raven:
// LASER
module LASER (
input CLK,
input RST,
input [3:0] X,
input [3:0] Y,
output reg [3:0] C1X,
output reg [3:0] C1Y,
output reg [3:0] C2X,
output reg [3:0] C2Y,
output reg DONE);
Size in the first run: about 1900 cells after synthesis, roughly 430 flip-flops.
clock: 4.88 ns
lec_check: 0
abc_area: 1
cap_margin: 20
core_margin: 2
core_utilization: 71
cts_cluster_diameter: 321
cts_cluster_size: 13
place_density_lb_addon: 0.02
setup_slack_margin: 0.84
slew_margin: 20
run.sh (not shown) runs the stock make flow with config.mk's settings and CLKGATE_MAP_FILE=.
[raven] flow finished | final checks: failed | reasons: setup timing
The inputs of zinc differ from those of raven as listed below.
Settings: clearing PLACE_DENSITY_LB_ADDON, which used to be 0.02; clearing CTS_CLUSTER_SIZE, which used to be 13; clearing ABC_AREA, which used to be 1; swapping 71 for 28 in CORE_UTILIZATION; clearing SETUP_SLACK_MARGIN, which used to be 0.84; clearing CTS_CLUSTER_DIAMETER, which used to be 321; swapping 4.88 for 7.48 in the clock period (ns, I/O delays scaled along).
Findings:
zinc has completed all stages; timing, DRC and antenna checks passed.
Diff raven and zinc: cell area reported after detailed placement lower in zinc
Higher relative contribution of sequential cells to total power among raven and zinc: raven
From raven to zinc the numbers moved as follows: required arrival time at the worst endpoint +2.64 ns, post-synthesis xor/xnor area fraction +0.62 points, count of multi-input combinational gates -35%, setup slack of the critical path after layout +1.03 ns.
What pepper does differently from zinc at the input level:
Settings: swapping 28 for 62 in CORE_UTILIZATION; putting CTS_CLUSTER_SIZE at 98 where nothing was set.
==> comparison <==
- pepper reached the final stage; the timing, DRC and antenna checks on its layout passed.
- Looking only at design area, and setting everything else aside, the lower value of zinc and pepper goes to pepper.
- When the final numbers for zinc and pepper were put side by side, the global-route usage turned out to be greater in pepper.
- | clock edge transition at the registers on the reported setup and hold paths | zinc vs pepper | ≈ equal |
- Of zinc and pepper, pepper shows the lower total wirelength of the detailed-routed design, with zinc above it.
- When pepper is set beside zinc, its count of clock-buffer cells in the layout turns out to be 10% larger.
- Of pepper and zinc, it is pepper that has the lower overall die height.
What yarrow does differently from pepper at the input level:
Settings: CTS_CLUSTER_SIZE removed (was 98); CORE_UTILIZATION changed from 62 to 22; the clock period (ns, I/O delays scaled along) changed from 7.48 to 5.86.
## What came out
[diff] total core area, yarrow relative to pepper: regression. pepper → yarrow: post-CTS repair timing setup buffer count increased 10, number of well taps increased 190%, cell count increased 830.
Here is what was changed in the inputs of lagoon compared with yarrow.
Settings: setting ABC_AREA to 1 for the first time; changing CORE_UTILIZATION from 22 to 70; changing the clock period (ns, I/O delays scaled along) from 5.86 to 4.74.
--- outcome ---
No stage failed in yarrow, and the final checks on the layout all came back clean. lagoon: flow complete, layout not clean; failing: setup timing. The run showing the smaller cell count along the critical path is yarrow. Changes observed in lagoon relative to yarrow: total routed wirelength shows an increase of 19%, slack of the critical path lower. Compared with yarrow, lagoon shows a higher cell area.
Modified inputs, onyx compared to lagoon
Settings: ABC_AREA removed (was 1); CORE_UTILIZATION changed from 70 to 40; the clock period (ns, I/O delays scaled along) changed from 4.74 to 5.86.
Findings:
- onyx was carried through to the last stage, and its layout satisfied the timing, DRC and antenna checks.
- The number of signal-net buffers in the layout of onyx falls short of that of lagoon by about 37%.
- Post-synthesis to final-layout area growth was higher in the run labelled lagoon.
- Compared to lagoon, onyx has final net count 28% lower.
- onyx vs lagoon: sequential share of layout area up in onyx
- Re post-CTS resize count: onyx is 71 down on lagoon.
- When onyx is measured against lagoon, its number of iterations in the first detailed-routing pass turns out 1 lower.
- Lower chip area estimate from yosys synthesis was reported by onyx, not lagoon.
- Diff lagoon and onyx: synthesized area lower in onyx
- Compared with lagoon, onyx shows a lower worst reg2reg path depth.
- ~same clock latency reported for the late side of the worst-skew pair in lagoon and onyx

## run 1
Starting RTL as in the previous note.
Settings: LEC_CHECK=0, CAP_MARGIN=0, CORE_MARGIN=2, CORE_UTILIZATION=72, CTS_CLUSTER_DIAMETER=362, CTS_CLUSTER_SIZE=18, PLACE_DENSITY_LB_ADDON=0.0, SETUP_SLACK_MARGIN=-0.35, SLEW_MARGIN=30; clock period 4.45 ns.
Run 1: all stages done; final checks FAILED (negative setup slack).
The inputs of run 2 differ from those of run 1 as listed below.
- changing CAP_MARGIN from 0 to 20
- changing SLEW_MARGIN from 30 to 20
- removing CTS_CLUSTER_SIZE (formerly 18)
- setting HOLD_SLACK_MARGIN to 0.29 for the first time
- changing the clock period (ns, I/O delays scaled along) from 4.45 to 3.39
Results
Run 2 | ERROR | detailed placement
Between run 1 and run 2, the row count figures differ only marginally.
From run 1 to run 2 the numbers moved as follows: final weighted congestion in routability-driven placement saw a decrease, gate count of the mapped netlist saw little to no change, die size saw little to no change, synthesized area saw little to no change.
As far as register area share after synthesis goes, run 2 and run 1 are indistinguishable; the numbers are identical.
The inputs of run 3 differ from those of run 2 as listed below.
- HOLD_SLACK_MARGIN no longer set, was 0.29
- the clock period (ns, I/O delays scaled along) now 4.45, was 3.39
Notes after the runs:
FAIL run 2 @ detailed placement: tool exited with error
Although run 3 finished all stages, its layout failed final checks on negative setup slack.
The post-synthesis cell area on run 2 is in line with that on run 3.
Run 2 -> run 3: yosys synthesis chip area delta 0, exact match
Going from run 2 to run 3, last weighted congestion value of the routability-driven placer grew by a few percent.
Between run 2 and run 3, the difference in core area is negligible.
What run 4 does differently from run 3 at the input level:
- CTS_CLUSTER_DIAMETER: 362 -> unset
- SETUP_SLACK_MARGIN: -0.35 -> unset
- CORE_UTILIZATION: 72 -> 40
- PLACE_DENSITY_LB_ADDON: 0.0 -> unset
- the clock period (ns, I/O delays scaled along): 4.45 -> 6.0
### Flow results
Run 4 finished end to end and its layout was clean on timing, DRC and antenna.
Run 4 reports a higher detailed-routing wirelength on met1 than run 3 does.
Run 4 vs run 3, fraction of power consumed by the clock network went up by 0.3 points.
Diff run 4..run 3 | mean area per synthesized cell | unchanged
Run 4 vs run 3 — combinational cell area excluding buffers and inverters dropped 2.0%.
Changes in run 5 relative to run 4:
- a change of CORE_UTILIZATION from 40 to 72
- an added SETUP_SLACK_MARGIN of 1.27
- an added CTS_CLUSTER_SIZE of 49
- an added PLACE_DENSITY_LB_ADDON of 0.0
- a change of the clock period (ns, I/O delays scaled along) from 6.0 to 4.34
## What came out
Across run 4 and run 5, a clean result was obtained everywhere but in run 5.
Finished, but not clean: run 5, with negative setup slack.
Compared with run 4, run 5 shows a accumulated negative setup slack that is 9.37 ns lower.
Relative to run 4, run 5 degrades total length of routed wires.
Compared to run 4, run 5 reaches a lower achievable clock.
Final RePlAce weighted congestion ends up higher on run 5.
Note that the count of non-filler cells in the finished layout recorded for run 5 amounts to 0.923 times the value seen in run 4.
Diff run 4 -> run 5: via count moved up, number of buffers inserted by hold repair at cts level.
Run 5 vs run 4, highest routed metal layer: met5 vs met4
Taking run 4 as the reference, in run 5 instance count on the critical path +3, final-layout worst hold slack +0.011 ns.
Relative to run 5, the following input files were edited for run 6:
- CAP_MARGIN: 20 -> 0
- CTS_CLUSTER_SIZE: 49 -> 47
- SETUP_SLACK_MARGIN: 1.27 -> 1.85
- the clock period (ns, I/O delays scaled along): 4.34 -> 6.4
[summary]
- Summary of run 5 and run 6: one run falls short of a clean finish, namely run 5.
- Sequential share of layout area came out higher on run 6 than on run 5.
- Run 5 → run 6: part of the power in the clock network shows an increase of 0.9 points, arrival time of data at the critical path endpoint shows a reduction of 0.12 ns.

LASER again, from the RTL that the note above started with.
==> flow/config.mk <==
export PLATFORM = sky130hd
export DESIGN_NAME = LASER
export DESIGN_NICKNAME = LASER
export VERILOG_FILES = /design/flow/design.v
export SDC_FILE = /design/flow/constraint.sdc
export NUM_CORES = 4
export LEC_CHECK = 0
export CAP_MARGIN = 20
export CELL_PAD_IN_SITES_DETAIL_PLACEMENT = 2
export CELL_PAD_IN_SITES_GLOBAL_PLACEMENT = 1
export CORE_MARGIN = 9
export CORE_UTILIZATION = 40
export GPL_ROUTABILITY_DRIVEN = 0
export MIN_ROUTING_LAYER = met2
export PLACE_DENSITY = 0.41
export SLEW_MARGIN = 20
==> flow/constraint.sdc <==
create_clock -name core_clock -period 8.87 [get_ports {CLK}]
set_input_delay 1.7740 -clock core_clock [delete_from_list [all_inputs] [get_ports {CLK}]]
set_output_delay 1.7740 -clock core_clock [all_outputs]
set_load 0.01 [all_outputs]
Then changed:
==> flow/config.mk (replaced) <==
export PLATFORM = sky130hd
export DESIGN_NAME = LASER
export DESIGN_NICKNAME = LASER
export VERILOG_FILES = /design/flow/design.v
export SDC_FILE = /design/flow/constraint.sdc
export NUM_CORES = 4
export LEC_CHECK = 0
export CAP_MARGIN = 20
export CORE_MARGIN = 2
export CORE_UTILIZATION = 71
export CTS_CLUSTER_SIZE = 24
export SETUP_SLACK_MARGIN = 0.83
export SLEW_MARGIN = 20
==> flow/constraint.sdc (replaced) <==
create_clock -name core_clock -period 5.43 [get_ports {CLK}]
set_input_delay 1.0860 -clock core_clock [delete_from_list [all_inputs] [get_ports {CLK}]]
set_output_delay 1.0860 -clock core_clock [all_outputs]
set_load 0.01 [all_outputs]
Outcome:
- Now the flow finished but failed the layout checks on setup timing
- clock skew barely changes
- critical path depth increases by 2
- non-clock buffer count increases by 108
- via count decreases by 14%
- final cell count decreases by 8.8%
- total power increases by about 70%
Then changed:
--- a/flow/config.mk
+++ b/flow/config.mk
@@ -6,8 +6,8 @@
 export NUM_CORES = 4
 export LEC_CHECK = 0
+export ABC_AREA = 1
 export CAP_MARGIN = 20
 export CORE_MARGIN = 2
-export CORE_UTILIZATION = 71
-export CTS_CLUSTER_SIZE = 24
-export SETUP_SLACK_MARGIN = 0.83
+export CORE_UTILIZATION = 72
+export CTS_CLUSTER_DIAMETER = 393
 export SLEW_MARGIN = 20
==> flow/constraint.sdc (replaced) <==
create_clock -name core_clock -period 3.73 [get_ports {CLK}]
set_input_delay 0.7460 -clock core_clock [delete_from_list [all_inputs] [get_ports {CLK}]]
set_output_delay 0.7460 -clock core_clock [all_outputs]
set_load 0.01 [all_outputs]
The new run finished with setup timing left.
Synthesized cell count rose by 41%.
Cell count rose by 35%.
Hold slack degrades by 0.029 ns.
First-iteration DRC count rose by 13%.
Die area rose by 1.5%.
Then changed:
--- a/flow/config.mk
+++ b/flow/config.mk
@@ -6,8 +6,9 @@
 export NUM_CORES = 4
 export LEC_CHECK = 0
-export ABC_AREA = 1
 export CAP_MARGIN = 20
 export CORE_MARGIN = 2
 export CORE_UTILIZATION = 72
-export CTS_CLUSTER_DIAMETER = 393
+export CTS_CLUSTER_SIZE = 47
+export PLACE_DENSITY_LB_ADDON = 0.0
+export SETUP_SLACK_MARGIN = 1.17
 export SLEW_MARGIN = 20
==> flow/constraint.sdc (replaced) <==
create_clock -name core_clock -period 4.38 [get_ports {CLK}]
set_input_delay 0.8760 -clock core_clock [delete_from_list [all_inputs] [get_ports {CLK}]]
set_output_delay 0.8760 -clock core_clock [all_outputs]
set_load 0.01 [all_outputs]
The changed run ran to the end with violations: setup timing. Power is lower by 8.5%. Via count went down by 13%. Worst hold slack gets better by 0.031 ns. Routed wire length rises by 9.9%. Global-route usage increases by 7.2 points.
Power figures rest on the tool's default switching activity, not on a simulated workload.
